harbor:
## FIR
module FIR #
(
    parameter inbit = 11,		 
    parameter outbit = 23,		
    parameter n=32
)
(
    input rst,
    input clk,
    input wire signed [inbit-1:0] infix,
    output reg signed [outbit-1:0] outfix
);
clock: 3.44 ns
lec_check: 0
abc_area: 1
cap_margin: 15
core_margin: 2
core_utilization: 72
setup_slack_margin: 0.2
slew_margin: 20
run.sh (not shown) runs the stock make flow with config.mk's settings and CLKGATE_MAP_FILE=.
## Diff of input files: delta against harbor
Settings: changing CAP_MARGIN from 15 to 30; setting MAX_ROUTING_LAYER to met4 for the first time; changing SETUP_SLACK_MARGIN from 0.2 to 0.65; changing SLEW_MARGIN from 20 to 5; setting CTS_CLUSTER_DIAMETER to 101 for the first time; setting CELL_PAD_IN_SITES_DETAIL_PLACEMENT to 2 for the first time; setting GPL_TIMING_DRIVEN to 0 for the first time; setting CTS_CLUSTER_SIZE to 37 for the first time; setting PLACE_DENSITY to 0.38 for the first time; setting CELL_PAD_IN_SITES_GLOBAL_PLACEMENT to 2 for the first time; changing ABC_AREA from 1 to 0; changing CORE_MARGIN from 2 to 7; changing the clock period (ns, I/O delays scaled along) from 3.44 to 2.98.
In the summary table, delta is marked failed, with error GPL-0301 raised in 3_1_place_gp_skip_io. harbor ended with every stage complete and zero timing, DRC or antenna violations. harbor → delta: mux cell area share after synthesis has increased, count of mapped cells out of synthesis has decreased. The share of the synthesized netlist area taken by xor and xnor gates number comes out lower for harbor vs delta. When delta is set beside harbor, its die span in x turns out to be 4.2% smaller.
Inputs modified between delta and juniper:
Settings: clearing CTS_CLUSTER_SIZE, which used to be 37; clearing MAX_ROUTING_LAYER, which used to be met4; swapping 101 for 348 in CTS_CLUSTER_DIAMETER; clearing GPL_TIMING_DRIVEN, which used to be 0; clearing PLACE_DENSITY, which used to be 0.38; clearing SETUP_SLACK_MARGIN, which used to be 0.65; swapping 0 for 1 in ABC_AREA; swapping 7 for 2 in CORE_MARGIN; putting CORE_ASPECT_RATIO at 0.59 where nothing was set; swapping 72 for 41 in CORE_UTILIZATION; putting MIN_ROUTING_LAYER at met2 where nothing was set; clearing CELL_PAD_IN_SITES_DETAIL_PLACEMENT, which used to be 2; putting HOLD_SLACK_MARGIN at -0.01 where nothing was set; swapping 30 for 0 in CAP_MARGIN; putting PLACE_DENSITY_LB_ADDON at 0.21 where nothing was set; swapping 2.98 for 4.2 in the clock period (ns, I/O delays scaled along).
### Flow results
juniper failed in 5_1_grt with GRT-0116. Relative to delta, post-synth net total has increased by about 50% in juniper. Xor-xnor portion of the synthesized cell area, delta and juniper, lower one = juniper. Summary: with delta as the reference, die height in juniper moved up by a few percent. Going from delta to juniper, cell area after synthesis shows an increase of about 17%; compound-cell area share of the yosys netlist rose by 0.18 points; synthesized cell count up 3419; x dimension of the die picked up an extra about 80%; multiplexer fraction of the synthesized cell area fell by 0.19 points.
The following lists how xenon was set up differently from juniper:
Settings: swapping 5 for 20 in SLEW_MARGIN; clearing MIN_ROUTING_LAYER, which used to be met2; clearing ABC_AREA, which used to be 1; clearing HOLD_SLACK_MARGIN, which used to be -0.01; clearing CORE_ASPECT_RATIO, which used to be 0.59; clearing PLACE_DENSITY_LB_ADDON, which used to be 0.21; swapping 41 for 40 in CORE_UTILIZATION; clearing CTS_CLUSTER_DIAMETER, which used to be 348; clearing CELL_PAD_IN_SITES_GLOBAL_PLACEMENT, which used to be 2; swapping 0 for 20 in CAP_MARGIN; swapping 4.2 for 4.13 in the clock period (ns, I/O delays scaled along).
==> results <==
- Summary of the comparison: fraction of synthesized cell area in xor and xnor cells is higher in xenon, relative to juniper.
- Number of instances in the synthesized netlist (higher): juniper
- Although xenon finished all stages, its layout failed final checks on negative setup slack.
- Comparing xenon and juniper, the higher overall die height is on xenon.
- Against juniper, xenon comes in 15% lower on chip area from the yosys synthesis statistics.
- | number of placed instances with taps included | lower: xenon |
- juniper → xenon: number of nets at floorplan shows a reduction of about 32%, number of rows created at floorplan went up by 24, cell area after placement shows a reduction of about 13%, die size lower.
